<file path="flow/config.mk">
export PLATFORM = sky130hd
export DESIGN_NAME = cpu
export DESIGN_NICKNAME = cpu
export VERILOG_FILES = /design/flow/design.v
export SDC_FILE = /design/flow/constraint.sdc
export NUM_CORES = 4
export LEC_CHECK = 0
export ABC_AREA = 1
export CAP_MARGIN = 20
export CORE_MARGIN = 2
export CORE_UTILIZATION = 72
export CTS_CLUSTER_DIAMETER = 56
export CTS_CLUSTER_SIZE = 90
export PLACE_DENSITY = 0.42
export SLEW_MARGIN = 20
export TNS_END_PERCENT = 5
</file>
<file path="flow/constraint.sdc">
create_clock -name core_clock -period 3.73 [get_ports {clk}]
set_input_delay 0.7460 -clock core_clock [delete_from_list [all_inputs] [get_ports {clk}]]
set_output_delay 0.7460 -clock core_clock [all_outputs]
set_load 0.01 [all_outputs]
</file>
<file path="flow/design.v">
module ALU(
    input [7:0] reg_data_A,      
    input [7:0] reg_data_B,
    input [3:0] ALU_Sel,
    output reg [3:0] NZVC,   
    output reg [7:0] Result
);
    reg [8:0] temp;   
	localparam ADD = 4'd0, SUB = 4'd1,
			LAND= 4'd2, LOR = 4'd3,
			BAND= 4'd4, BOR = 4'd5, XOR = 4'd6,
			INC = 4'd7, DEC = 4'd8;
	always @* begin
        {Result, temp, NZVC} = {8'b0, 9'b0, 4'b0};
        case(ALU_Sel)
            ADD: temp = {1'b0, reg_data_A} + {1'b0, reg_data_B};                         
            SUB: temp = {1'b0, reg_data_A} - {1'b0, reg_data_B};            				  
            LAND: Result = reg_data_A != 0 && reg_data_B != 0 ? 8'h01 : 8'h00;           
            LOR: Result = reg_data_A != 0 || reg_data_B != 0 ? 8'h01 : 8'h00;             
            BAND: Result = reg_data_A & reg_data_B;            									 
            BOR: Result = reg_data_A | reg_data_B;                                        
            XOR: Result = reg_data_A ^ reg_data_B;                                        
            INC: temp = {1'b0, reg_data_A} + 9'b1;                                        
            DEC: temp = {1'b0, reg_data_A} - 9'b1;                                       
        endcase
		if (ALU_Sel==ADD || ALU_Sel==SUB || ALU_Sel==INC || ALU_Sel==DEC)
				Result = temp[7:0];
		NZVC[3] = Result[7];                  
        NZVC[2] = ~|Result;                   
        if (ALU_Sel==ADD || ALU_Sel==INC) begin
            NZVC[1] = (reg_data_A[7]^Result[7]) & ~(reg_data_A[7]^reg_data_B[7]);  
            NZVC[0] = temp[8];                                                     
        end
        else if (ALU_Sel==SUB || ALU_Sel==DEC) begin
            NZVC[1] = (reg_data_A[7]^Result[7]) &  (reg_data_A[7]^reg_data_B[7]);  
            NZVC[0] = temp[8];                                                     
        end
    end
endmodule
module register_file(
    input clk,
    input reset,
    input [3:0] read_addr_A,
    input [3:0] read_addr_B,
    input [3:0] write_addr,
    input [7:0] write_data,
    input write_enable,
    output [7:0] read_data_A,
    output [7:0] read_data_B
);
    reg [7:0] registers [0:15];
    integer i;
    always @(posedge clk) begin
        if (!reset) begin
            for (i = 0; i < 16; i = i + 1) begin
                registers[i] <= 8'h00;
            end
        end else if (write_enable) begin
            registers[write_addr] <= write_data;
        end
    end
    assign read_data_A = registers[read_addr_A];
    assign read_data_B = registers[read_addr_B];   
endmodule
module data_path (
    input  logic        clk,
    input  logic        reset,
    input  logic        IR_Load,
    input  logic        MAR_Load,
    input  logic        PC_Load,
    input  logic        PC_Inc,
    input  logic        CCR_Load,
    input  logic [1:0]  Bus1_Sel,
    input  logic [2:0]  Bus2_Sel,
    input  logic        addr_sel,         
	 input  logic [3:0]  ALU_Sel,
    input  logic [7:0]  from_memory,
    input  logic [7:0]  alu_result,
    input  logic [7:0]  reg_data_A,
    input  logic [7:0]  reg_data_B,
    input  logic [3:0]  NZVC,
    input  logic [7:0]  immediate_value, 
    input  logic [7:0]  address_value, 
    output logic [7:0]  address,
    output logic [7:0]  to_memory,
    output logic [7:0]  bus2_data,        
    output logic [3:0]  CCR_Result,
    output logic [7:0]  IR                
);
    logic [7:0] PC, MAR, IR_reg;
    logic [3:0] CCR;
	 logic [7:0] BUS1;
	 logic [7:0] BUS2;
    assign BUS1 = (Bus1_Sel == 2'd0) ? PC         :
                       (Bus1_Sel == 2'd1) ? reg_data_A :
                                           reg_data_B;
    assign BUS2 = (Bus2_Sel == 3'd0) ? alu_result     :
                       (Bus2_Sel == 3'd1) ? BUS1           :
                       (Bus2_Sel == 3'd2) ? from_memory    :
                       (Bus2_Sel == 3'd3) ? immediate_value:  
                       (Bus2_Sel == 3'd4) ? address_value  : 8'h00;
    assign bus2_data = BUS2;  
    always_ff @(posedge clk or negedge reset) begin
        if (!reset) begin
            PC      <= 8'h00;
            MAR     <= 8'h00;
            IR_reg  <= 8'h00;
            CCR     <= 4'h0;
        end
        else begin
            if (IR_Load) IR_reg <= BUS2;
            if (MAR_Load) MAR   <= BUS2;
            if (PC_Load)        PC <= BUS2;
            else if (PC_Inc)    PC <= PC + 1;
            if (CCR_Load)       CCR <= NZVC;
        end
    end
    assign IR       = IR_reg;
    assign address  = (addr_sel) ? MAR : PC;   
    assign to_memory= BUS1;
    assign CCR_Result = CCR;
endmodule
module control_unit (
    input logic clk,
    input logic reset,
    input logic [7:0] IR,
    input logic [7:0] from_memory,
    input logic [3:0] CCR_Result,
    output logic IR_Load,
    output logic MAR_Load,
    output logic PC_Load,
    output logic PC_Inc,
    output logic [3:0] reg_read_addr_A,
    output logic [3:0] reg_read_addr_B,
    output logic [3:0] reg_write_addr,
    output logic reg_write_enable,
    output logic [3:0] ALU_Sel,
    output logic CCR_Load,
    output logic [2:0] Bus2_Sel,
    output logic [1:0] Bus1_Sel,
    output logic ALU_B_Sel,
    output logic write,
    output logic [7:0] immediate_out,
    output logic [7:0] address_out,
    output logic addr_sel
);
    typedef enum logic [2:0] {
        FETCH, DECODE, EXECUTE, LOADSTORE, DATA, BRANCH
    } state_t;
    state_t state, next;
    logic [3:0] cycle_count;
    logic [7:0] reg_operand_1, reg_operand_2;
    logic LoadStoreOP, DataOP, BranchOP;
    always_ff @(posedge clk) begin
        if (state==FETCH && cycle_count==3) reg_operand_1 <= from_memory;  
        if (state==FETCH && cycle_count==5) reg_operand_2 <= from_memory;  
    end
    assign immediate_out = (IR[7:4]==4'h2) ? reg_operand_1 : reg_operand_2;
    assign address_out   = reg_operand_2;
    always_ff @(posedge clk or negedge reset) begin
        if (!reset) begin
            state <= FETCH;
            cycle_count <= 4'd0;
        end else if (state != next) begin
				 state <= next;
				 cycle_count <= 4'd0;
			end else
				 cycle_count <= cycle_count + 4'd1;
	 end
    always_comb begin
        next = state;
        unique case (state)
            FETCH: if (cycle_count==4'd5)
                        next = DECODE;
            DECODE: next = EXECUTE;
            EXECUTE: case(IR[7:4])
                          4'h8 : next = LOADSTORE;
                          4'h9 : next = DATA;
                          4'hA : next = LOADSTORE;
                          4'h2 : next = BRANCH;
                          default : next = FETCH;
                       endcase
            LOADSTORE: if ( (IR==8'h80) || cycle_count==3'd2)
							next = FETCH;
            DATA:      if (cycle_count==3'd0)
                            next = FETCH;
            BRANCH:    if (cycle_count==3'd1)
                            next = FETCH;
            default:   next = FETCH;
        endcase
    end
    typedef logic [24:0] ctrl_t;   
	 ctrl_t ctrl;
    function automatic ctrl_t CTL (
        input logic         a_sel, b_sel, wr, ccr_load, reg_we,
        input logic [3:0]   alu, reg_wa,
        input logic [1:0]   b1,
        input logic [2:0]   b2,
        input logic         pc_inc, pc_load, mar_load, ir_load
    );
        CTL = {a_sel, b_sel, wr, ccr_load, reg_we,
                alu, reg_wa, b1, b2, pc_inc, pc_load,
                mar_load, ir_load};
    endfunction
    localparam ctrl_t
        C_NOP  = CTL(1'b0,1'b0,1'b0,1'b0,1'b0, 4'd0,4'd0, 2'd0,3'd0, 1'b0,1'b0,1'b0,1'b0),
        CF0    = CTL(1'b0,1'b0,1'b0,1'b0,1'b0, 4'd0,4'd0, 2'd0,3'b001, 1'b0,1'b0,1'b1,1'b0),
        CF1    = CTL(1'b0,1'b0,1'b0,1'b0,1'b0, 4'd0,4'd0, 2'd0,3'b010, 1'b1,1'b0,1'b0,1'b1),
        CF2    = CF0,
        CF3    = CTL(1'b0,1'b0,1'b0,1'b0,1'b0, 4'd0,4'd0, 2'd0,3'b010, 1'b1,1'b0,1'b0,1'b0),
        CF4    = CF0,
        CF5    = CF3;
    function automatic ctrl_t INC_and_DEC (input logic inc, input logic [3:0] r);
        INC_and_DEC = CTL(1'b1, 1'b0,           
                   1'b1, 1'b1, 1'b1,         
                   inc ? 4'd7 : 4'd8,   
                   r,
                   2'd1, 3'd0,      
                   1'b0,1'b0,1'b0,1'b0);
    endfunction
    function automatic ctrl_t decode(
        input state_t       state,
        input logic [2:0]   cycle_count,
        input logic [7:0]   ir
    );
        ctrl_t c;
        logic [3:0] alu;
        logic pc_load;
        c = C_NOP;
         unique case (state)
            FETCH: case (cycle_count)
                    4'd0: c = CF0;
                    4'd1: c = CF1;
                    4'd2: c = CF2;
                    4'd3: c = CF3;
                    4'd4: c = CF4;
                    4'd5: c = CF5;
                endcase
            LOADSTORE: begin
                if ((ir==8'h80) && (cycle_count==3'b0)) begin               
                    c = CTL(1'b0,1'b0,1'b0,1'b0,1'b1, 4'd0, reg_operand_1[3:0], 2'd0,3'b011,1'b0,1'b0,1'b0,1'b0);
                end
                else if ((ir[7:4]==4'hA) && (cycle_count==3'b0)) begin      
                    c = CTL(1'b0,1'b0,1'b0,1'b0,1'b0, 4'd0,4'd0, 2'd0,3'b001, 1'b0,1'b0,1'b1,1'b0);
                end
                else if ((ir[7:4]==4'hA) && (cycle_count==3'd2)) begin                  
                    c = INC_and_DEC(ir==8'hA0, reg_operand_1[3:0]);
                end
            end
            DATA: if (cycle_count==4'd0) begin
                case (ir[2:0])
                    3'b000: alu = 4'd0;    
                    3'b001: alu = 4'd1;    
                    3'b010: alu = 4'd4;    
                    3'b011: alu = 4'd5;    
                    3'b100: alu = 4'd6;    
                    default: alu = 4'd0;
                endcase
                c = CTL(1'b0,1'b0,1'b0,1'b1,1'b1, alu, reg_operand_1[3:0], 2'd1, 3'd0, 1'b0,1'b0,1'b0,1'b0);
            end
            BRANCH: begin
                if (cycle_count==4'd0)
                    c = CTL(1'b1,1'b1,1'b0,1'b0,1'b0, 4'd0,4'd0, 2'd0,3'd0, 1'b0,1'b0,1'b0,1'b0);
                if (cycle_count==4'd1) begin
                    case (ir[2:0])
                        3'b000: pc_load = 1'b1;               
                        3'b011: pc_load = ~CCR_Result[2];     
                        3'b100: pc_load =  CCR_Result[2];     
                        default: pc_load = 1'b0;
                    endcase
                    c = CTL(1'b0,1'b0,1'b0,1'b0,1'b0, 4'd0,4'd0, 2'd0,3'd0, 1'b0, pc_load, 1'b0,1'b0);
                end
            end
            DECODE: ;
            EXECUTE: ;
            default: ;
        endcase
        decode = c;
    endfunction
    always_comb ctrl = decode(state, cycle_count, IR);
    assign { addr_sel, ALU_B_Sel, write, CCR_Load, reg_write_enable,
             ALU_Sel,
             reg_write_addr,
             Bus1_Sel, Bus2_Sel,
             PC_Inc, PC_Load, MAR_Load, IR_Load } = ctrl;
    assign reg_read_addr_A = (state==DATA || (state==LOADSTORE && IR[7:4]==4'hA)) ? reg_operand_1[3:0] : 4'd0;
    assign reg_read_addr_B = (state==DATA) ? reg_operand_2[3:0] : 4'd0;
endmodule
module cpu(
    input clk,
    input reset,
    output [7:0] address,
    input [7:0] from_memory,
    output write,
    output [7:0] to_memory
);
    wire        IR_Load;
    wire [7:0]  IR;
    wire        MAR_Load;
    wire        PC_Load;
    wire        PC_Inc;
    wire [3:0]  ALU_Sel;
    wire [3:0]  CCR_Result;
    wire        CCR_Load;
    wire [2:0]  Bus2_Sel;
    wire [1:0]  Bus1_Sel;
    wire [7:0]  immediate_value;
    wire [7:0]  address_value;
    wire        ALU_B_Sel;
    wire        addr_sel;        
    wire [3:0] reg_read_addr_A, reg_read_addr_B, reg_write_addr;
    wire [7:0] reg_read_data_A, reg_read_data_B, reg_write_data;
    wire reg_write_enable;
    wire [7:0] alu_result;
    wire [3:0] NZVC;
    control_unit control_unit1 (
        .clk(clk),
        .reset(reset),
        .IR_Load(IR_Load),
        .IR(IR),
        .MAR_Load(MAR_Load),
        .PC_Load(PC_Load),
        .PC_Inc(PC_Inc),
        .reg_read_addr_A(reg_read_addr_A),
        .reg_read_addr_B(reg_read_addr_B),
        .reg_write_addr(reg_write_addr),
        .reg_write_enable(reg_write_enable),
        .ALU_Sel(ALU_Sel),
        .CCR_Result(CCR_Result),
        .CCR_Load(CCR_Load),
        .Bus2_Sel(Bus2_Sel),
        .Bus1_Sel(Bus1_Sel),
        .ALU_B_Sel(ALU_B_Sel),
        .write(write),
        .from_memory(from_memory),
        .immediate_out(immediate_value),
        .address_out(address_value),
        .addr_sel(addr_sel)
    );
    data_path data_path1 (
        .clk(clk),
        .reset(reset),
        .IR_Load(IR_Load),
        .IR(IR),
        .MAR_Load(MAR_Load),
        .address(address),
        .PC_Load(PC_Load),
        .PC_Inc(PC_Inc),
        .ALU_Sel(ALU_Sel),
        .CCR_Result(CCR_Result),
        .CCR_Load(CCR_Load),
        .Bus2_Sel(Bus2_Sel),
        .Bus1_Sel(Bus1_Sel),
        .from_memory(from_memory),
        .to_memory(to_memory),
        .bus2_data(reg_write_data),
        .alu_result(alu_result),
        .reg_data_A(reg_read_data_A),
        .reg_data_B(reg_read_data_B),
        .NZVC(NZVC),
        .immediate_value(immediate_value),
        .address_value(address_value),
        .addr_sel(addr_sel)
    );
    register_file reg_file (
        .clk(clk),
        .reset(reset),
        .read_addr_A(reg_read_addr_A),
        .read_addr_B(reg_read_addr_B),
        .write_addr(reg_write_addr),
        .write_data(reg_write_data),
        .write_enable(reg_write_enable),
        .read_data_A(reg_read_data_A),
        .read_data_B(reg_read_data_B)
    );
    ALU alu1 (
        .reg_data_A(reg_read_data_A),
        .reg_data_B(reg_read_data_B),
        .ALU_Sel(ALU_Sel),
        .NZVC(NZVC),
        .Result(alu_result)
    );
endmodule
</file>
<file path="flow/run.sh">
#!/bin/bash
# the make line also repeats each setting of config.mk as NAME=value (left out here)
make -C /OpenROAD-flow-scripts/flow DESIGN_CONFIG=/design/flow/config.mk WORK_HOME=/design/flow/orfs CLKGATE_MAP_FILE= finish
</file>
==> results of run 1 <==
## through the flow
stage | utilization (%) | setup TNS (ns) | setup slack, ns
floorplan | - | -1.18 | -0.0790
global placement | 83.7 | -21.65 | -0.365
detailed placement | 83.7 | -35.85 | -0.523
CTS | 90.8 | -12.70 | -0.281
## repair_timing
item                                   4_1_cts
gates cloned                                 1
setup endpoints to repair                  164
endpoints found under the hold margin        0
setup buffers                               16
resized                                    144
pin swaps                                   18
hold buffers                                 0
==> flow_summary.toml, run 1 <==
# generated from flow reports
[clock_network]
clockBufferDepth = 2
root_buffer = "clkbuf_16"
htree_levels = 4
cts_buffers = 17
cts_sinks = 176

[synth]
edf_count = 144
synth_area_leader_cell = "edfxtp_1"
simple_gate_share_pct = 30.0
synthFlopType = "edfxtp_1"
fp_nets = 1527
yosys.area_share.adder_pct = 3.29
aoi_share_pct = 10.6
netlist_area_sq_mm = 0.0120
yosysCellCount = 1486
ys_types = 66
yosysTopAreaCellShare_pct = 35.9
ys_seq_share_pct = 42.6
top_logic_kind = "simple AND/OR/NAND/NOR gates"
syn_avg_cell_area_sq_um = 8.10
synth_flop_count = 176
synthArstFlopShare_pct = 18.2
ys_top_cells_by_count = "nand2_1 (338), inv_1 (216), nand3_1 (150)"
most_common_cell = "nand2_1"
mux_share_pct = 0.333
yosys_warnings = 4
synth_chip_area_sq_mm = 0.0120
synth-xor-area-share_pct = 0.873
netlist_instances = 1486
area_leaders = "edfxtp_1 (36%), nand2_1 (11%), inv_1 (6.7%)"

[floorplanning]
die_h_um = 133
fp_util_pct = 73.1
rows = 47
ios = 27
core_sq_mm = 0.0165
chip_area_sq_mm = 0.0178
fp.dieW_um = 133

[outcome]
status = "aborted with a tool error"
stop_stage = "global routing (5_1_grt)"

[placed_design]
dp.cells = 1850
hpwl_um = 30200
port_buffers = 26
globalplace.congestion = 1.10
placed_area_sq_mm = 0.0138
==> run 2: changes to the inputs <==
CELL_PAD_IN_SITES_GLOBAL_PLACEMENT = 0   (was unset)
CTS_CLUSTER_DIAMETER = 72   (was 56)
CTS_CLUSTER_SIZE = 28   (was 90)
MAX_ROUTING_LAYER = met4   (was unset)
MIN_ROUTING_LAYER = met1   (was unset)
PLACE_DENSITY = unset   (was 0.42)
PLACE_DENSITY_LB_ADDON = 0.15   (was unset)
SETUP_SLACK_MARGIN = 0.32   (was unset)
TNS_END_PERCENT = unset   (was 5)
clock period = 3.47 ns   (was 3.73 ns; I/O delays follow)
==> flow_summary.toml, run 2 <==
# generated from flow reports
[synth]
mux_share_pct = 0.333
ys_types = 66
yosys_warnings = 4
yosys.area_share.adder_pct = 3.29
synth_area_leader_cell = "edfxtp_1"
most_common_cell = "nand2_1"
ys_seq_share_pct = 42.6
edf_count = 144
synthFlopType = "edfxtp_1"
yosysTopAreaCellShare_pct = 35.9
yosysCellCount = 1486
syn_avg_cell_area_sq_um = 8.10
fp_nets = 1527
aoi_share_pct = 10.6
area_leaders = "edfxtp_1 (36%), nand2_1 (11%), inv_1 (6.7%)"
synth-xor-area-share_pct = 0.873
synthArstFlopShare_pct = 18.2
netlist_area_sq_mm = 0.0120
ys_top_cells_by_count = "nand2_1 (338), inv_1 (216), nand3_1 (150)"
synth_chip_area_sq_mm = 0.0120
top_logic_kind = "simple AND/OR/NAND/NOR gates"
simple_gate_share_pct = 30.0
synth_flop_count = 176
netlist_instances = 1486

[outcome]
status = "aborted with a tool error"
error_line = "[ERROR DPL-0038] Utilization greater than 100%, impossible to legalize"
stop_stage = "global routing (5_1_grt)"

[floorplanning]
chip_area_sq_mm = 0.0178
fp_util_pct = 73.1
rows = 47
die_h_um = 133
fp.dieW_um = 133
ios = 27
core_sq_mm = 0.0165

[clock_network]
htree_levels = 4
root_buffer = "clkbuf_16"
clockBufferDepth = 2
cts_buffers = 17
cts_sinks = 176

[placed_design]
port_buffers = 26
hpwl_um = 30100
globalplace.congestion = 1.15
-- run 2: repair_timing --
item | 4_1_cts
gates cloned | 1
resized | 161
pin swaps | 27
endpoints found under the setup margin | 265
buffers inserted | 33
hold buffers | 0
-- run 2: through the flow --
stage	cells	instance area [sq um]	TNS (ns)	setup slack, ns
after floorplan	1486	12200	-9.06	-0.338
after global placement	1885	14100	-46.73	-0.520
after detailed placement	1885	14100	-60.25	-0.648
after CTS	1951	15300	-44.69	-0.500
==> run 3: changes to the inputs <==
ABC_AREA = unset   (was 1)
CELL_PAD_IN_SITES_DETAIL_PLACEMENT = 1   (was unset)
CORE_ASPECT_RATIO = 1.4   (was unset)
CORE_MARGIN = 4   (was 2)
CORE_UTILIZATION = 17   (was 72)
CTS_CLUSTER_DIAMETER = 333   (was 72)
CTS_CLUSTER_SIZE = unset   (was 28)
MAX_ROUTING_LAYER = met5   (was met4)
MIN_ROUTING_LAYER = met2   (was met1)
PLACE_DENSITY = 0.68   (was unset)
PLACE_DENSITY_LB_ADDON = unset   (was 0.15)
SETUP_SLACK_MARGIN = unset   (was 0.32)
SLEW_MARGIN = 35   (was 20)
clock period = 4.72 ns   (was 3.47 ns; I/O delays follow)
==> flow_summary.toml, run 3 <==
# flow metrics
[placed_design]
port_buffers = 26
dp.cells = 1976
globalplace.congestion = 0.993
hpwl_um = 32600

[synth]
synth-xor-area-share_pct = 1.21
synth_chip_area_sq_mm = 0.0109
synthFlopType = "edfxtp_1"
top_logic_kind = "AND-OR/OR-AND gates"
aoi_share_pct = 16.4
syn_avg_cell_area_sq_um = 10.6
mux_share_pct = 11.4
yosysCellCount = 1031
ys_seq_share_pct = 47.1
yosysTopAreaCellShare_pct = 39.7
edf_count = 144
yosys.area_share.adder_pct = 3.63
area_leaders = "edfxtp_1 (40%), dfrtp_1 (7.4%), nor2_1 (6.0%)"
most_common_cell = "nor2_1"
fp_nets = 1072
simple_gate_share_pct = 15.4
synth_area_leader_cell = "edfxtp_1"
synthArstFlopShare_pct = 18.2
ys_types = 82
synth_flop_count = 176
netlist_area_sq_mm = 0.0109
yosys_warnings = 4
ys_top_cells_by_count = "nor2_1 (175), edfxtp_1 (144), nand2_1 (82)"
netlist_instances = 1031

[floorplanning]
core_sq_mm = 0.0633
fp_util_pct = 17.2
ios = 27
fp.dieW_um = 222
rows = 109
die_h_um = 307
chip_area_sq_mm = 0.0682

[critical_path]
path_depth = 24
r2r_slack_ns = -0.60
worstSetupStartpointType = "flop"
crit_start = "control_unit1.state[1]"
slowest_delay_ns = 0.50
reg2regPathDepth = 24
cp-endpoint = "reg_file.registers[14][7]"
cp_data_required_time_ns = 4.93
r2r_start = "control_unit1.state[1]"
slowest_stage = "o41ai_4"
end_kind = "flop"
crit_top_cell = "buf_4"
critPathMaxFanout = 8
arrival_ns = 5.53
worstSetupPathType = "flop to flop"
path_delay_family = "AND-OR/OR-AND gates"
r2r_end = "reg_file.registers[14][7]"
critical_path_buf_inv_count = 9
crit_chain = "buf_4, nor4bb_4, buf_6, buf_4, o21ai_0, o211ai_1, buf_4, and2_4, inv_1, buf_6, buf_4, nor4_4, a21o_1, a211oi_1, ha_1, buf_4, o41ai_4, nor3_2, mux2i_2, a22oi_1, a22o_1, o21ai_4, buf_12, a21oi_2"

[clock_network]
clock_latency_ns = 0.48
cts_buffers = 17
htree_levels = 4
cts_hold_buf = 0
cts_tree = "built"
root_buffer = "clkbuf_16"
clockBufferDepth = 2
path_clk_slew_ns = 0.09
cts_sinks = 176

[timing]
finalSetupViolCount = 109
fin_crit_sh_pct = 113
relSlewSlack_pct = 21.4
finalHoldViolations = 0
fmax_mhz = 188
slew_violations = 0
worst_slack_ns = -0.602
fin_crit_ns = 5.32
worst_slew_pin_slew_ns = 1.17
rsz0062_at_grt = "true"
fin_worst_skew_ns = 0.0177

[min_path]
min_path_type = "flop to flop"
hold_depth = 1
hold_path_end = "data_path1.MAR[7]"
hold_start = "data_path1.MAR[7]"

[outcome]
so_faults = "setup timing"
status = "failed layout checks"

[power]
p_per_area_mw_per_mm2 = 768
total_power_uw = 11500
comb_power_share_pct = 69.2
leakage_uw = 0.00559
switching_share_pct = 49.4
maxPowerGroup = "combinational logic"
power.switching_uw = 5700
pg_seq_uw = 2070
ir_drop_v = 0.000665
power_frac_clock_pct = 12.8
seqPwrFrac_pct = 17.9
p_clk_uw = 1480
p_comb_uw = 7990
p_int_uw = 5840

[global_route]
grt_max_degree = 46
grt_usage_pct = 20.4
grt_pass1_wl_um = 69100
antenna_found_initial = 1
grt_pass1_vias = 14700
gr-total-overflow = 0

[finish]
combGateArea_sq_mm = 0.00605
nFillCells = 7225
layout.nets = 1245
register_area_sq_mm = 0.00513
final_util_pct = 23.7
layout.cells.non_filler = 2054
areaGrowthSynthToFinish_pct = 38.0

[flow_run]
tool_warnings = 41
cap_violations = 0

[detailed_routing]
drc = 0
drtPass1Iterations = 10
drt-initial-drc-count = 3807
via_per_inst = 6.49
ant_nets = 0
routed_wl_um = 48400
wl_per_cell_um = 23.6
vias = 13300
-- run 3: repair_timing --
action	4_1_cts	5_1_grt
endpoints found under the hold margin	0	0
setup buffers	26	15
pin swaps	20	55
endpoints found under the setup margin	96	116
resized	101	127
gates cloned	4	2
-- run 3: stage by stage --
stage / hold WS, ns / setup slack [ns] / setup TNS, ns / instance area [sq um]
floorplan: 0.451 / 0.0188 / 0 / 10900
global placement: 0.473 / -0.401 / -10.82 / 13100
detailed placement: 0.499 / -0.610 / -25.26 / 13100
CTS: 0.521 / -0.205 / -6.08 / 14400
global route: 0.547 / -0.746 / -42.81 / 15000
finish: 0.525 / -0.602 / -29.99 / 15000
-- run 3: metal layers --
layer	track usage (%)	wire [um]	vias to the layer above
met2	25.5	23600	4142
li1	-	-	4179
met5	7.92	527	-
met4	8.11	7760	20
met1	-	0	4259
met3	23.3	16500	724
-- run 3: layout make-up --
| class | instances | area share [%] |
|---|---|---|
| Clock buffer | 17 | 2.83 |
| Clock inverter | 15 | 1.12 |
| Inverter | 28 | 0.700 |
| Timing Repair Buffer | 230 | 13.9 |
| Sequential cell | 176 | 34.1 |
| Multi-Input combinational cell | 751 | 40.3 |
| Tap cell | 832 | 6.93 |
| Antenna cell | 5 | 0.0833 |
==> run 4: changes to the inputs <==
ABC_AREA = 1   (was unset)
CELL_PAD_IN_SITES_DETAIL_PLACEMENT = unset   (was 1)
CELL_PAD_IN_SITES_GLOBAL_PLACEMENT = unset   (was 0)
CORE_ASPECT_RATIO = unset   (was 1.4)
CORE_MARGIN = 2   (was 4)
CORE_UTILIZATION = 72   (was 17)
CTS_CLUSTER_DIAMETER = 58   (was 333)
CTS_CLUSTER_SIZE = 90   (was unset)
MAX_ROUTING_LAYER = unset   (was met5)
MIN_ROUTING_LAYER = unset   (was met2)
PLACE_DENSITY = 0.42   (was 0.68)
SETUP_SLACK_MARGIN = -0.23   (was unset)
SLEW_MARGIN = 20   (was 35)
TNS_END_PERCENT = 5   (was unset)
clock period = 3.92 ns   (was 4.72 ns; I/O delays follow)
==> flow_summary.toml, run 4 <==
# flow metrics
[outcome]
status = "failed layout checks"
so_faults = "setup timing"

[synth]
yosysTopAreaCellShare_pct = 35.9
synth_flop_count = 176
yosysCellCount = 1486
syn_avg_cell_area_sq_um = 8.10
netlist_instances = 1486
ys_seq_share_pct = 42.6
fp_nets = 1527
mux_share_pct = 0.333
ys_top_cells_by_count = "nand2_1 (338), inv_1 (216), nand3_1 (150)"
most_common_cell = "nand2_1"
synthFlopType = "edfxtp_1"
yosys_warnings = 4
netlist_area_sq_mm = 0.0120
synthArstFlopShare_pct = 18.2
top_logic_kind = "simple AND/OR/NAND/NOR gates"
synth-xor-area-share_pct = 0.873
edf_count = 144
area_leaders = "edfxtp_1 (36%), nand2_1 (11%), inv_1 (6.7%)"
aoi_share_pct = 10.6
ys_types = 66
synth_area_leader_cell = "edfxtp_1"
synth_chip_area_sq_mm = 0.0120
simple_gate_share_pct = 30.0
yosys.area_share.adder_pct = 3.29

[clock_network]
cts_tree = "built"
htree_levels = 4
clock_latency_ns = 0.45
path_clk_slew_ns = 0.07
clockBufferDepth = 2
root_buffer = "clkbuf_16"
cts_hold_buf = 0
cts_buffers = 17
cts_sinks = 176

[critical_path]
slowest_delay_ns = 0.58
path_depth = 15
arrival_ns = 3.65
r2r_start = "control_unit1.state[0]"
worstSetupStartpointType = "flop"
crit_chain = "nor2_8, buf_6, nand2_8, nand2_8, nand2_4, buf_12, buf_4, a21oi_1, o21ai_0, nand3_1, nand3_1, nand2_2, nand2_1, o21ai_1, clkdlybuf4s50_1"
r2r_end = "reg_file.registers[12][7]"
r2r_slack_ns = -0.46
crit_start = "control_unit1.state[0]"
cp-endpoint = "to_memory[7]"
cp_data_required_time_ns = 3.14
reg2regPathDepth = 30
worstSetupPathType = "flop to primary output"
path_delay_family = "simple AND/OR/NAND/NOR gates"
slowest_stage = "clkdlybuf4s50_1"
critical_path_buf_inv_count = 4
end_kind = "primary output"
critPathMaxFanout = 15

[detailed_routing]
routed_wl_um = 43000
via_per_inst = 6.63
wl_per_cell_um = 22.8
drc = 0
ant_nets = 0
drt-initial-drc-count = 2508
drtPass1Iterations = 14
antenna_cells = 0
vias = 12500

[floorplanning]
chip_area_sq_mm = 0.0178
rows = 47
fp.dieW_um = 133
core_sq_mm = 0.0165
die_h_um = 133
fp_util_pct = 73.1
ios = 27

[timing]
fin_crit_ns = 4.44
fin_tns_setup_ns = -31.76
relSlewSlack_pct = 56.5
slew_violations = 0
fin_crit_sh_pct = 113
finalHoldViolations = 0
rsz0062_at_grt = "true"
worst_slew_pin_slew_ns = 0.651
worst_slack_ns = -0.515
fmax_mhz = 225
fin_worst_skew_ns = 0.0102
finalSetupViolCount = 136

[placed_design]
globalplace.congestion = 1.12
hpwl_um = 28600
placed_area_sq_mm = 0.0135
port_buffers = 26

[power]
p_int_uw = 7380
comb_power_share_pct = 71.4
switching_share_pct = 49.8
power_frac_clock_pct = 11.8
leakage_uw = 0.00695
ir_drop_v = 0.00129
pg_seq_uw = 2470
p_comb_uw = 10500
p_per_area_mw_per_mm2 = 995
seqPwrFrac_pct = 16.8
power.switching_uw = 7330
p_clk_uw = 1740
maxPowerGroup = "combinational logic"

[global_route]
grt_pass1_vias = 11200
grt_pass1_wl_um = 61100
antenna_found_initial = 0
grt_max_degree = 43
gr-total-overflow = 0
grt_usage_pct = 45.2

[flow_run]
tool_warnings = 42
cap_violations = 0

[finish]
fin_area_sq_mm = 0.0148
areaGrowthSynthToFinish_pct = 22.9
layout.nets = 1694

[min_path]
min_path_type = "input port to asynchronous set/reset pin"
## run 4: per-stage QoR
stage / std cells / setup slack, ns / hold slack [ns] / utilization, % / total power, uW
6_report: 1885 / -0.515 / 0.233 / 89.8 / 14700
5_1_grt: 1885 / -0.540 / 0.224 / 89.8 / 15100
4_1_cts: 1861 / -0.225 / 0.221 / 86.0 / 13200
3_5_place_dp: 1827 / -0.366 / 0.465 / 82.0 / 11300
3_3_place_gp: 1827 / -0.249 / 0.462 / 82.0 / 11000
2_1_floorplan: 1486 / -0.106 / 0.449 / - / 7350
## run 4: layer usage
metal / global-route usage (%) / vias up / part of all wire [%]
li1: - / 5262 / -
met1: 60.3 / 5638 / 34
met2: 68.9 / 1192 / 43
met3: 10.1 / 408 / 15
met4: 25.4 / 0 / 8.7
met5: 0 / - / 0
## run 4: area by class of cell
cell class,instances,area (sq um)
Multi-Input combinational cell,986,5850
Sequential cell,176,5130
Timing Repair Buffer,211,1960
Fill cell,763,1680
Inverter,261,996
Clock buffer,17,425
Tap cell,220,275
Clock inverter,14,153
## run 4: what timing repair did
item,CTS,global route
gates resized,24,104
setup buffers,2,23
setup endpoints to repair,75,84
cloned,1,2
endpoints found under the hold margin,0,0
pin swaps,8,42
==> run 5: changes to the inputs <==
ABC_AREA = 0   (was 1)
CELL_PAD_IN_SITES_GLOBAL_PLACEMENT = 0   (was unset)
CORE_ASPECT_RATIO = 0.53   (was unset)
CORE_MARGIN = 10   (was 2)
CORE_UTILIZATION = 54   (was 72)
CTS_CLUSTER_DIAMETER = unset   (was 58)
CTS_CLUSTER_SIZE = 99   (was 90)
GPL_ROUTABILITY_DRIVEN = 0   (was unset)
HOLD_SLACK_MARGIN = 0.27   (was unset)
MAX_ROUTING_LAYER = met4   (was unset)
MIN_ROUTING_LAYER = met2   (was unset)
PLACE_DENSITY = 0.89   (was 0.42)
SETUP_SLACK_MARGIN = unset   (was -0.23)
TNS_END_PERCENT = unset   (was 5)
clock period = 5.29 ns   (was 3.92 ns; I/O delays follow)
==> flow_summary.toml, run 5 <==
# generated from flow reports
[outcome]
status = "aborted with a tool error"
stop_stage = "global routing (5_1_grt)"
error_line = "[ERROR GRT-0116] Global routing finished with congestion. Check the congestion regions in the DRC Viewer."

[synth]
yosysCellCount = 1031
yosysTopAreaCellShare_pct = 39.7
ys_types = 82
ys_top_cells_by_count = "nor2_1 (175), edfxtp_1 (144), nand2_1 (82)"
mux_share_pct = 11.4
synth-xor-area-share_pct = 1.21
ys_seq_share_pct = 47.1
synthFlopType = "edfxtp_1"
fp_nets = 1072
syn_avg_cell_area_sq_um = 10.6
synth_area_leader_cell = "edfxtp_1"
most_common_cell = "nor2_1"
yosys.area_share.adder_pct = 3.63
edf_count = 144
netlist_area_sq_mm = 0.0109
area_leaders = "edfxtp_1 (40%), dfrtp_1 (7.4%), nor2_1 (6.0%)"
simple_gate_share_pct = 15.4
netlist_instances = 1031
aoi_share_pct = 16.4
top_logic_kind = "AND-OR/OR-AND gates"
synth_chip_area_sq_mm = 0.0109
synth_flop_count = 176
synthArstFlopShare_pct = 18.2
yosys_warnings = 4

[floorplanning]
fp_util_pct = 55.6
rows = 37
chip_area_sq_mm = 0.0265
core_sq_mm = 0.0196
fp.dieW_um = 215
ios = 27
die_h_um = 123

[global_route]
gr-total-overflow = 89
grt_usage_pct = 60.0

[clock_network]
cts_sinks = 176
cts_buffers = 17
root_buffer = "clkbuf_16"
post_cts_buffers = 0
clockBufferDepth = 2
cts_hold_buf = 0
htree_levels = 4

[placed_design]
hpwl_um = 26900
placed_area_sq_mm = 0.0116
port_buffers = 26
place_ws_ns = -0.102
run 5: timing repair:
action                                  4_1_cts
gates cloned                                  0
gates resized                                 5
endpoints found under the setup margin       17
pin swaps                                     1
run 5: through the flow:
step	power, uW	std cells	utilization (%)	TNS (ns)
3_5_place_dp	6000	1313	59.2	-1.31
4_1_cts	7270	1345	62.2	0
2_1_floorplan	4480	1031	-	0
3_3_place_gp	5900	1313	59.2	0
run 5: routing by layer:
| layer | global-route usage (%) | overflow |
|---|---|---|
| met5 | - | - |
| met3 | 72.5 | 84 |
| met1 | - | - |
| met4 | 35.5 | 2 |
| met2 | 61.0 | 3 |
==> run 6: changes to the inputs <==
ABC_AREA = 1   (was 0)
CORE_ASPECT_RATIO = unset   (was 0.53)
CORE_MARGIN = 2   (was 10)
CORE_UTILIZATION = 72   (was 54)
CTS_CLUSTER_DIAMETER = 176   (was unset)
CTS_CLUSTER_SIZE = 91   (was 99)
GPL_ROUTABILITY_DRIVEN = unset   (was 0)
HOLD_SLACK_MARGIN = unset   (was 0.27)
MIN_ROUTING_LAYER = met1   (was met2)
PLACE_DENSITY = 0.41   (was 0.89)
SETUP_SLACK_MARGIN = 0.7   (was unset)
clock period = 2.34 ns   (was 5.29 ns; I/O delays follow)
==> flow_summary.toml, run 6 <==
# generated from flow reports
[outcome]
status = "aborted with a tool error"
stop_stage = "clock tree synthesis (4_1_cts)"
error_line = "[ERROR DPL-0038] Utilization greater than 100%, impossible to legalize"

[placed_design]
globalplace.congestion = 1.12
placed_area_sq_mm = 0.0153
dp.cells = 1981
hpwl_um = 36100
port_buffers = 26
place_ws_ns = -1.78

[synth]
fp_nets = 1527
ys_types = 66
netlist_area_sq_mm = 0.0120
synthArstFlopShare_pct = 18.2
yosysTopAreaCellShare_pct = 35.9
synthFlopType = "edfxtp_1"
yosysCellCount = 1486
top_logic_kind = "simple AND/OR/NAND/NOR gates"
synth_area_leader_cell = "edfxtp_1"
ys_top_cells_by_count = "nand2_1 (338), inv_1 (216), nand3_1 (150)"
simple_gate_share_pct = 30.0
syn_avg_cell_area_sq_um = 8.10
yosys.area_share.adder_pct = 3.29
synth-xor-area-share_pct = 0.873
synth_chip_area_sq_mm = 0.0120
area_leaders = "edfxtp_1 (36%), nand2_1 (11%), inv_1 (6.7%)"
edf_count = 144
yosys_warnings = 4
most_common_cell = "nand2_1"
ys_seq_share_pct = 42.6
aoi_share_pct = 10.6
netlist_instances = 1486
synth_flop_count = 176
mux_share_pct = 0.333

[floorplanning]
chip_area_sq_mm = 0.0178
fp_util_pct = 73.1
die_h_um = 133
ios = 27
core_sq_mm = 0.0165
fp.dieW_um = 133
rows = 47
run 6: metrics by stage:
step	util (%)	setup TNS, ns
floorplan	-	-183.50
global placement	93.1	-251.29
detailed placement	93.1	-302.98
==> run 7: changes to the inputs <==
ABC_AREA = unset   (was 1)
CELL_PAD_IN_SITES_GLOBAL_PLACEMENT = unset   (was 0)
CORE_UTILIZATION = 40   (was 72)
CTS_CLUSTER_DIAMETER = unset   (was 176)
CTS_CLUSTER_SIZE = unset   (was 91)
MAX_ROUTING_LAYER = unset   (was met4)
MIN_ROUTING_LAYER = unset   (was met1)
PLACE_DENSITY = unset   (was 0.41)
SETUP_SLACK_MARGIN = 0.33   (was 0.7)
clock period = 6.25 ns   (was 2.34 ns; I/O delays follow)
==> flow_summary.toml, run 7 <==
# flow metrics
[timing]
fin_crit_ns = 5.64
worst_slack_ns = 0.606
fin_crit_sh_pct = 90.3
rsz0062_at_grt = "false"
relSlewSlack_pct = 36.1
fin_worst_skew_ns = 0.0157
finalHoldViolations = 0
worst_slew_pin_slew_ns = 0.958
fin_tns_setup_ns = 0
fmax_mhz = 177
finalSetupViolCount = 0
slew_violations = 0

[synth]
yosys.area_share.adder_pct = 3.63
simple_gate_share_pct = 15.4
yosysTopAreaCellShare_pct = 39.7
synth_chip_area_sq_mm = 0.0109
fp_nets = 1072
aoi_share_pct = 16.4
synthArstFlopShare_pct = 18.2
area_leaders = "edfxtp_1 (40%), dfrtp_1 (7.4%), nor2_1 (6.0%)"
synth_area_leader_cell = "edfxtp_1"
netlist_instances = 1031
yosysCellCount = 1031
most_common_cell = "nor2_1"
synth-xor-area-share_pct = 1.21
netlist_area_sq_mm = 0.0109
synthFlopType = "edfxtp_1"
mux_share_pct = 11.4
ys_seq_share_pct = 47.1
syn_avg_cell_area_sq_um = 10.6
ys_top_cells_by_count = "nor2_1 (175), edfxtp_1 (144), nand2_1 (82)"
top_logic_kind = "AND-OR/OR-AND gates"
synth_flop_count = 176
edf_count = 144
yosys_warnings = 4
ys_types = 82

[critical_path]
slowest_delay_ns = 0.51
critical_path_buf_inv_count = 5
critPathMaxFanout = 19
slowest_stage = "mux4_2"
worstSetupPathType = "flop to flop"
cp-endpoint = "reg_file.registers[7][6]"
worstSetupStartpointType = "flop"
arrival_ns = 5.82
crit_top_cell = "a21o_1"
cp_data_required_time_ns = 6.42
path_depth = 23
r2r_start = "control_unit1.state[2]"
crit_start = "control_unit1.state[2]"
r2r_slack_ns = 0.61
crit_chain = "and4b_1, a21o_1, buf_4, nand2_4, buf_4, mux4_2, nand2_1, o21ai_0, o21ai_0, buf_4, ha_1, inv_1, fa_1, a21o_1, a21o_1, a21o_1, a21oi_1, xnor2_1, a221o_1, o211ai_1, a21boi_4, buf_6, nor2_1"
r2r_end = "reg_file.registers[7][6]"
end_kind = "flop"
path_delay_family = "AND-OR/OR-AND gates"
reg2regPathDepth = 23

[floorplanning]
ios = 27
fp_util_pct = 40.5
chip_area_sq_mm = 0.0286
rows = 60
fp.dieW_um = 169
core_sq_mm = 0.0269
die_h_um = 169

[detailed_routing]
via_per_inst = 6.29
antenna_cells = 0
drtPass1Iterations = 8
vias = 8794
drt-initial-drc-count = 1302
routed_wl_um = 34700
ant_nets = 0
drc = 0
wl_per_cell_um = 24.8

[power]
p_int_uw = 3050
power_frac_clock_pct = 17.5
p_per_area_mw_per_mm2 = 499
leakage_uw = 0.00460
comb_power_share_pct = 56.4
ir_drop_v = 0.000456
total_power_uw = 6060
switching_share_pct = 49.6
power.switching_uw = 3000
seqPwrFrac_pct = 26.1
p_comb_uw = 3420
maxPowerGroup = "combinational logic"
p_clk_uw = 1060
pg_seq_uw = 1580

[global_route]
gr-total-overflow = 0
grt_pass1_vias = 8202
grt_max_degree = 46
grt_usage_pct = 24.4
grt_pass1_wl_um = 51900
antenna_found_initial = 0

[clock_network]
cts_buffers = 17
root_buffer = "clkbuf_16"
htree_levels = 4
path_clk_slew_ns = 0.07
cts_hold_buf = 0
clock_latency_ns = 0.44
cts_sinks = 176
cts_tree = "built"
clockBufferDepth = 2

[finish]
areaGrowthSynthToFinish_pct = 11.5
layout.cells.non_filler = 1399
layout.nets = 1086
nFillCells = 2526

[placed_design]
hpwl_um = 25200
port_buffers = 26
place_ws_ns = 0.426
dp.cells = 1365
globalplace.congestion = 0.966

[min_path]
hold_start = "data_path1.IR_reg[3]"
min_path_type = "flop to flop"
hold_depth = 2
hold_path_end = "data_path1.IR_reg[3]"

[flow_run]
cap_violations = 0
tool_warnings = 38

[outcome]
status = "complete, no violations"
-- run 7: layout make-up --
| cell class | count | area [sq um] | area share (%) |
|---|---|---|---|
| Timing Repair Buffer | 71 | 597 | 4.92 |
| Tap cell | 341 | 427 | 3.52 |
| Sequential cell | 176 | 5130 | 42.2 |
| Inverter | 28 | 105 | 0.866 |
| Clock buffer | 17 | 425 | 3.51 |
| Clock inverter | 15 | 151 | 1.25 |
| Multi-Input combinational cell | 751 | 5310 | 43.7 |
-- run 7: repair_timing --
action	4_1_cts	5_1_grt
setup buffers	0	2
endpoints found under the setup margin	0	52
gates resized	0	10
-- run 7: through the flow --
| step | utilization (%) | hold slack (ns) | instance area (sq um) |
|---|---|---|---|
| 2_1_floorplan | - | 0.451 | 10900 |
| 3_3_place_gp | 42.8 | 0.471 | 11500 |
| 3_5_place_dp | 42.8 | 0.479 | 11500 |
| 4_1_cts | 44.9 | 0.500 | 12100 |
| 5_1_grt | 45.2 | 0.515 | 12100 |
| 6_report | 45.2 | 0.498 | 12100 |
-- run 7: per-layer routing --
| layer | global-route usage (%) | share of wire, % |
|---|---|---|
| met2 | 37.1 | 44 |
| met3 | 4.77 | 9.2 |
| met5 | 0 | 0 |
| met1 | 34.9 | 43 |
| met4 | 8.40 | 3.8 |
==> run 8: changes to the inputs <==
ABC_AREA = 1   (was unset)
CORE_UTILIZATION = 72   (was 40)
CTS_CLUSTER_SIZE = 90   (was unset)
HOLD_SLACK_MARGIN = 0.29   (was unset)
PLACE_DENSITY_LB_ADDON = 0.28   (was unset)
SETUP_SLACK_MARGIN = unset   (was 0.33)
TNS_END_PERCENT = 5   (was unset)
clock period = 3.92 ns   (was 6.25 ns; I/O delays follow)
==> flow_summary.toml, run 8 <==
# flow metrics
[outcome]
status = "failed layout checks"
so_faults = "setup timing"

[timing]
relSlewSlack_pct = 41.0
fin_crit_sh_pct = 119
fmax_mhz = 215
fin_tns_setup_ns = -45.88
fin_worst_skew_ns = 0.00997
holdWs_ns = 0.437
rsz0062_at_grt = "true"
slew_violations = 0
worst_slew_pin_slew_ns = 0.881
finalHoldViolations = 0
finalSetupViolCount = 142
fin_crit_ns = 4.65
worst_slack_ns = -0.731

[finish]
areaGrowthSynthToFinish_pct = 23.3
fin_area_sq_mm = 0.0148
nFillCells = 723
layout.nets = 1702
layout.cells.non_filler = 1894

[clock_network]
root_buffer = "clkbuf_16"
htree_levels = 4
path_clk_slew_ns = 0.07
clock_latency_ns = 0.45
cts_tree = "built"
clockBufferDepth = 2
cts_sinks = 176
cts_buffers = 17

[power]
power.switching_uw = 8030
p_clk_uw = 1670
p_per_area_mw_per_mm2 = 1040
p_comb_uw = 11200
power_frac_clock_pct = 10.9
maxPowerGroup = "combinational logic"
seqPwrFrac_pct = 16.1
ir_drop_v = 0.00108
leakage_uw = 0.00699
switching_share_pct = 52.3
comb_power_share_pct = 73.0
p_int_uw = 7330
pg_seq_uw = 2480

[detailed_routing]
routed_wl_um = 46800
ant_nets = 0
wl_per_cell_um = 24.7
drt-initial-drc-count = 2849
drtPass1Iterations = 14
vias = 13100
via_per_inst = 6.91
drc = 0
antenna_cells = 0

[synth]
ys_top_cells_by_count = "nand2_1 (338), inv_1 (216), nand3_1 (150)"
synth-xor-area-share_pct = 0.873
mux_share_pct = 0.333
netlist_area_sq_mm = 0.0120
aoi_share_pct = 10.6
ys_seq_share_pct = 42.6
yosys.area_share.adder_pct = 3.29
ys_types = 66
top_logic_kind = "simple AND/OR/NAND/NOR gates"
yosys_warnings = 4
synth_area_leader_cell = "edfxtp_1"
syn_avg_cell_area_sq_um = 8.10
edf_count = 144
yosysCellCount = 1486
synthArstFlopShare_pct = 18.2
area_leaders = "edfxtp_1 (36%), nand2_1 (11%), inv_1 (6.7%)"
fp_nets = 1527
simple_gate_share_pct = 30.0
most_common_cell = "nand2_1"
synth_flop_count = 176
synth_chip_area_sq_mm = 0.0120
netlist_instances = 1486
yosysTopAreaCellShare_pct = 35.9
synthFlopType = "edfxtp_1"

[critical_path]
worstSetupStartpointType = "flop"
critPathMaxFanout = 6
r2r_slack_ns = -0.73
path_depth = 28
end_kind = "flop"
critical_path_buf_inv_count = 4
r2r_start = "control_unit1.state[0]"
reg2regPathDepth = 28
path_delay_family = "simple AND/OR/NAND/NOR gates"
slowest_stage = "dfrtp_2"
cp_data_required_time_ns = 4.13
r2r_end = "reg_file.registers[8][7]"
arrival_ns = 4.86
slowest_delay_ns = 0.45
worstSetupPathType = "flop to flop"
crit_start = "control_unit1.state[0]"
crit_top_cell = "nand2_1"
cp-endpoint = "reg_file.registers[8][7]"

[global_route]
grt_usage_pct = 48.1
grt_max_degree = 26
grt_pass1_vias = 12000
grt_pass1_wl_um = 64300
gr-total-overflow = 0
antenna_found_initial = 2

[floorplanning]
core_sq_mm = 0.0165
chip_area_sq_mm = 0.0178
die_h_um = 133
fp_util_pct = 73.1
ios = 27
fp.dieW_um = 133
rows = 47

[placed_design]
place_ws_ns = -0.273
globalplace.congestion = 1.03
hpwl_um = 28800
placed_area_sq_mm = 0.0136
dp.cells = 1841
port_buffers = 26

[flow_run]
cap_violations = 0
tool_warnings = 41

[min_path]
min_path_type = "input port to asynchronous set/reset pin"
==> run 8: area by class of cell <==
cell class / count / area (sq um) / area share (%)
clock inverter: 14 / 119 / 0.801
timing repair buffer: 221 / 2030 / 13.7
tap: 220 / 275 / 1.85
multi-input combinational: 984 / 5850 / 39.4
sequential: 176 / 5130 / 34.6
clock buffer: 18 / 429 / 2.89
inverter: 261 / 1010 / 6.80
==> run 8: timing repair <==
item / in CTS / in global routing
endpoints found under the setup margin: 95 / 127
gates resized: 73 / 67
pin swaps: 7 / 39
buffers inserted: 9 / 8
hold buffers: 0 / 0
endpoints found under the hold margin: 0 / 0
cloned: 3 / 2
==> run 8: per-stage QoR <==
step	utilization, %	power, uW
after detailed placement	82.4	11200
after CTS	87.9	13800
after global placement	82.4	11000
after floorplan	-	7380
after global routing	90.1	15500
final	90.1	15400
==> run 8: per-layer routing <==
| metal | global-route usage, % | wire length, um | up-vias |
|---|---|---|---|
| met3 | 13.4 | 7870 | 473 |
| met2 | 74.2 | 19700 | 1465 |
| met4 | 29.8 | 4450 | 2 |
| met5 | 0 | 13 | - |
| met1 | 60.3 | 14800 | 5874 |
| li1 | - | - | 5274 |
==> run 9: changes to the inputs <==
CELL_PAD_IN_SITES_GLOBAL_PLACEMENT = 0   (was unset)
CORE_ASPECT_RATIO = 1.44   (was unset)
CORE_UTILIZATION = 47   (was 72)
CTS_CLUSTER_DIAMETER = 336   (was unset)
CTS_CLUSTER_SIZE = 99   (was 90)
HOLD_SLACK_MARGIN = unset   (was 0.29)
MAX_ROUTING_LAYER = met4   (was unset)
MIN_ROUTING_LAYER = met1   (was unset)
PLACE_DENSITY_LB_ADDON = 0.15   (was 0.28)
TNS_END_PERCENT = 10   (was 5)
clock period = 5.33 ns   (was 3.92 ns; I/O delays follow)
==> flow_summary.toml, run 9 <==
# flow metrics
[min_path]
hold_depth = 2
hold_start = "data_path1.MAR[6]"
min_path_type = "flop to flop"
hold_path_end = "data_path1.MAR[6]"

[timing]
slew_violations = 0
worst_slack_ns = 0.324
finalSetupViolCount = 0
relSlewSlack_pct = 49.6
fmax_mhz = 200
fin_tns_setup_ns = 0
fin_crit_sh_pct = 93.9
fin_crit_ns = 5.01
worst_slew_pin_slew_ns = 0.751
finalHoldViolations = 0
fin_worst_skew_ns = 0.00986
rsz0062_at_grt = "false"

[detailed_routing]
via_per_inst = 5.68
drt-initial-drc-count = 862
m1WireLength_um = 15300
top_layer_used = "met4"
met3WireLength_um = 2030
vias = 10400
drc = 0
routed_wl_um = 39900
dr_wl_met2_um = 20500
drtPass1Iterations = 5
wl_per_cell_um = 21.9
antenna_cells = 0
ant_nets = 0

[critical_path]
critPathMaxFanout = 33
worstSetupPathType = "flop to flop"
reg2regPathDepth = 27
worstSetupStartpointType = "flop"
r2r_start = "control_unit1.state[2]"
end_kind = "flop"
slowest_stage = "dfrtp_1"
critical_path_buf_inv_count = 7
crit_top_cell = "nand2_1"
crit_start = "control_unit1.state[2]"
path_depth = 27
r2r_slack_ns = 0.32
slowest_delay_ns = 0.41
cp_data_required_time_ns = 5.54
cp-endpoint = "reg_file.registers[13][6]"
r2r_end = "reg_file.registers[13][6]"
path_delay_family = "simple AND/OR/NAND/NOR gates"
arrival_ns = 5.21

[floorplanning]
chip_area_sq_mm = 0.0269
fp.dieW_um = 137
core_sq_mm = 0.0253
fp_util_pct = 47.5
die_h_um = 196
rows = 70
ios = 27

[synth]
fp_nets = 1527
top_logic_kind = "simple AND/OR/NAND/NOR gates"
synth_flop_count = 176
yosys_warnings = 4
yosysCellCount = 1486
area_leaders = "edfxtp_1 (36%), nand2_1 (11%), inv_1 (6.7%)"
netlist_area_sq_mm = 0.0120
most_common_cell = "nand2_1"
synth-xor-area-share_pct = 0.873
netlist_instances = 1486
ys_top_cells_by_count = "nand2_1 (338), inv_1 (216), nand3_1 (150)"
edf_count = 144
yosys.area_share.adder_pct = 3.29
simple_gate_share_pct = 30.0
synthArstFlopShare_pct = 18.2
synthFlopType = "edfxtp_1"
yosysTopAreaCellShare_pct = 35.9
synth_area_leader_cell = "edfxtp_1"
syn_avg_cell_area_sq_um = 8.10
ys_seq_share_pct = 42.6
mux_share_pct = 0.333
synth_chip_area_sq_mm = 0.0120
aoi_share_pct = 10.6
ys_types = 66

[power]
maxPowerGroup = "combinational logic"
p_comb_uw = 5300
p_clk_uw = 1240
comb_power_share_pct = 63.4
p_int_uw = 3700
switching_share_pct = 55.8
seqPwrFrac_pct = 21.7
power_frac_clock_pct = 14.9
p_per_area_mw_per_mm2 = 642
pg_seq_uw = 1810
total_power_uw = 8360
ir_drop_v = 0.000965
leakage_uw = 0.00599
power.switching_uw = 4660

[finish]
fin_area_sq_mm = 0.0130
areaGrowthSynthToFinish_pct = 8.22
layout.nets = 1532
nFillCells = 2424

[clock_network]
post_cts_buffers = 0
cts_sinks = 176
clockBufferDepth = 2
path_clk_slew_ns = 0.07
cts_tree = "built"
htree_levels = 4
root_buffer = "clkbuf_16"
cts_buffers = 17
clock_latency_ns = 0.45

[global_route]
grt_usage_pct = 31.7
grt_pass1_vias = 10100
grt_pass1_wl_um = 60900
antenna_found_initial = 0
gr-total-overflow = 0
grt_max_degree = 63

[placed_design]
placed_area_sq_mm = 0.0124
hpwl_um = 29300
globalplace.congestion = 0.983
port_buffers = 26
place_ws_ns = 0.341

[flow_run]
tool_warnings = 38
cap_violations = 0

[outcome]
status = "complete, no violations"
[run 9: repair_timing]
item | in CTS | in global routing
resized | 0 | 3
hold buffers | 0 | 0
endpoints found under the setup margin | 0 | 22
[run 9: area by class of cell]
type | count | area [sq um] | share of cell area (%)
Tap cell | 324 | 405 | 3.11
Timing Repair Buffer | 51 | 480 | 3.69
Multi-Input combinational cell | 984 | 5450 | 41.9
Inverter | 261 | 991 | 7.61
Clock buffer | 19 | 443 | 3.40
Sequential cell | 176 | 5120 | 39.3
Clock inverter | 13 | 129 | 0.989
[run 9: metal layers]
layer	GRT usage, %	vias up
li1	-	4912
met1	37.1	4915
met2	53.6	436
met3	3.41	120
met4	16.2	0
met5	-	-
[run 9: metrics by stage]
step,utilization (%),hold WS [ns],instances
finish,51.5,0.485,1828
global route,51.5,0.501,1828
CTS,51.4,0.485,1828
detailed placement,49.1,0.466,1796
global placement,49.1,0.464,1796
floorplan,-,0.449,1486
==> run 10: changes to the inputs <==
CORE_ASPECT_RATIO = 0.9   (was 1.44)
CORE_UTILIZATION = 72   (was 47)
CTS_CLUSTER_DIAMETER = 176   (was 336)
CTS_CLUSTER_SIZE = 91   (was 99)
PLACE_DENSITY = 0.41   (was unset)
PLACE_DENSITY_LB_ADDON = unset   (was 0.15)
SETUP_SLACK_MARGIN = -0.26   (was unset)
TNS_END_PERCENT = 75   (was 10)
clock period = 2.56 ns   (was 5.33 ns; I/O delays follow)
==> flow_summary.toml, run 10 <==
# generated from flow reports
[outcome]
status = "aborted with a tool error"
stop_stage = "clock tree synthesis (4_1_cts)"
error_line = "[ERROR DPL-0033] detailed placement checks failed during check placement."

[synth]
syn_avg_cell_area_sq_um = 8.10
synthArstFlopShare_pct = 18.2
most_common_cell = "nand2_1"
aoi_share_pct = 10.6
ys_seq_share_pct = 42.6
netlist_instances = 1486
fp_nets = 1527
yosysCellCount = 1486
yosysTopAreaCellShare_pct = 35.9
area_leaders = "edfxtp_1 (36%), nand2_1 (11%), inv_1 (6.7%)"
synth_area_leader_cell = "edfxtp_1"
top_logic_kind = "simple AND/OR/NAND/NOR gates"
edf_count = 144
yosys.area_share.adder_pct = 3.29
ys_types = 66
ys_top_cells_by_count = "nand2_1 (338), inv_1 (216), nand3_1 (150)"
simple_gate_share_pct = 30.0
synth_chip_area_sq_mm = 0.0120
synthFlopType = "edfxtp_1"
netlist_area_sq_mm = 0.0120
synth-xor-area-share_pct = 0.873
mux_share_pct = 0.333
synth_flop_count = 176
yosys_warnings = 4

[floorplanning]
fp.dieW_um = 140
ios = 27
rows = 44
chip_area_sq_mm = 0.0178
core_sq_mm = 0.0162
die_h_um = 127
fp_util_pct = 74.1

[placed_design]
hpwl_um = 31700
port_buffers = 26
globalplace.congestion = 1.21
-- run 10: per-stage QoR --
step | cells | total power [uW] | worst slack (ns) | cell area (sq um) | utilization, %
2_1_floorplan | 1486 | 11600 | -1.25 | 12200 | -
3_5_place_dp | 1956 | 17800 | -1.56 | 14800 | 90.9
3_3_place_gp | 1956 | 17200 | -1.42 | 14800 | 90.9
==> run 11: changes to the inputs <==
CELL_PAD_IN_SITES_GLOBAL_PLACEMENT = unset   (was 0)
CORE_ASPECT_RATIO = unset   (was 0.9)
CTS_CLUSTER_DIAMETER = unset   (was 176)
MAX_ROUTING_LAYER = unset   (was met4)
MIN_ROUTING_LAYER = unset   (was met1)
PLACE_DENSITY = unset   (was 0.41)
PLACE_DENSITY_LB_ADDON = 0.07   (was unset)
SETUP_SLACK_MARGIN = 1.01   (was -0.26)
TNS_END_PERCENT = unset   (was 75)
clock period = 3.53 ns   (was 2.56 ns; I/O delays follow)
==> flow_summary.toml, run 11 <==
# generated from flow reports
[floorplanning]
fp.dieW_um = 133
fp_util_pct = 73.1
ios = 27
die_h_um = 133
rows = 47
chip_area_sq_mm = 0.0178
core_sq_mm = 0.0165

[synth]
simple_gate_share_pct = 30.0
yosys_warnings = 4
synth_area_leader_cell = "edfxtp_1"
syn_avg_cell_area_sq_um = 8.10
edf_count = 144
fp_nets = 1527
most_common_cell = "nand2_1"
ys_seq_share_pct = 42.6
synth-xor-area-share_pct = 0.873
yosysTopAreaCellShare_pct = 35.9
netlist_area_sq_mm = 0.0120
yosysCellCount = 1486
synthFlopType = "edfxtp_1"
top_logic_kind = "simple AND/OR/NAND/NOR gates"
synth_chip_area_sq_mm = 0.0120
ys_top_cells_by_count = "nand2_1 (338), inv_1 (216), nand3_1 (150)"
yosys.area_share.adder_pct = 3.29
ys_types = 66
aoi_share_pct = 10.6
synthArstFlopShare_pct = 18.2
area_leaders = "edfxtp_1 (36%), nand2_1 (11%), inv_1 (6.7%)"
netlist_instances = 1486
synth_flop_count = 176
mux_share_pct = 0.333

[outcome]
error_line = "[ERROR GRT-0232] Routing congestion too high. Check the congestion heatmap in the GUI."
status = "aborted with a tool error"
stop_stage = "global routing (5_1_grt)"

[global_route]
gr-total-overflow = 34
grt_usage_pct = 76.4

[clock_network]
cts_buffers = 17
clockBufferDepth = 2
root_buffer = "clkbuf_16"
htree_levels = 4
cts_hold_buf = 0
cts_sinks = 176

[placed_design]
globalplace.congestion = 1.02
port_buffers = 26
dp.cells = 1873
hpwl_um = 29900
==> run 11: per-stage QoR <==
stage / worst slack (ns) / cell area, sq um / hold slack, ns / power, uW
after CTS: -0.447 / 15200 / 0.497 / 15400
after floorplan: -0.278 / 12300 / 0.410 / 8450
after global placement: -0.426 / 14000 / 0.462 / 12500
after detailed placement: -0.547 / 14000 / 0.470 / 12900
==> run 11: routing by layer <==
metal	global-route usage (%)	overflow
met1	77.3	0
met2	92.6	15
met3	61.0	1
met4	74.9	18
met5	28.6	0
==> run 11: what timing repair did <==
action	in CTS
setup endpoints to repair	298
cloned	3
gates resized	151
pin swaps	23
buffers inserted	12
==> run 12: changes to the inputs <==
CTS_CLUSTER_DIAMETER = 358   (was unset)
CTS_CLUSTER_SIZE = 13   (was 91)
PLACE_DENSITY_LB_ADDON = 0.28   (was 0.07)
SETUP_SLACK_MARGIN = 1.33   (was 1.01)
clock period = 4.54 ns   (was 3.53 ns; I/O delays follow)
==> flow_summary.toml, run 12 <==
# generated from flow reports
[synth]
yosysCellCount = 1486
ys_seq_share_pct = 42.6
synthFlopType = "edfxtp_1"
synthArstFlopShare_pct = 18.2
edf_count = 144
fp_nets = 1527
synth-xor-area-share_pct = 0.873
most_common_cell = "nand2_1"
yosys.area_share.adder_pct = 3.29
synth_area_leader_cell = "edfxtp_1"
yosysTopAreaCellShare_pct = 35.9
simple_gate_share_pct = 30.0
ys_top_cells_by_count = "nand2_1 (338), inv_1 (216), nand3_1 (150)"
mux_share_pct = 0.333
synth_chip_area_sq_mm = 0.0120
yosys_warnings = 4
synth_flop_count = 176
syn_avg_cell_area_sq_um = 8.10
netlist_area_sq_mm = 0.0120
area_leaders = "edfxtp_1 (36%), nand2_1 (11%), inv_1 (6.7%)"
top_logic_kind = "simple AND/OR/NAND/NOR gates"
ys_types = 66
aoi_share_pct = 10.6
netlist_instances = 1486

[floorplanning]
fp.dieW_um = 133
fp_util_pct = 73.1
die_h_um = 133
ios = 27
chip_area_sq_mm = 0.0178
rows = 47
core_sq_mm = 0.0165

[clock_network]
root_buffer = "clkbuf_16"
clockBufferDepth = 2
cts_buffers = 17
htree_levels = 4
cts_sinks = 176
cts_hold_buf = 0

[placed_design]
port_buffers = 26
hpwl_um = 25300
globalplace.congestion = 1.06

[outcome]
status = "aborted with a tool error"
stop_stage = "global routing (5_1_grt)"
run 12: repair_timing:
action	4_1_cts
pin swaps	59
setup buffers	81
setup endpoints to repair	298
resized	302
cloned	21
run 12: metrics by stage:
stage	cell area (sq um)	cells	total power (uW)	utilization, %	worst slack (ns)
after floorplan	12200	1486	6550	-	0.732
after global placement	12500	1697	7980	75.7	0.157
after detailed placement	12500	1697	8120	75.7	0.0387
after CTS	15100	1831	13600	91.8	0.510
Power figures rest on the tool's default switching activity, not on a simulated workload.
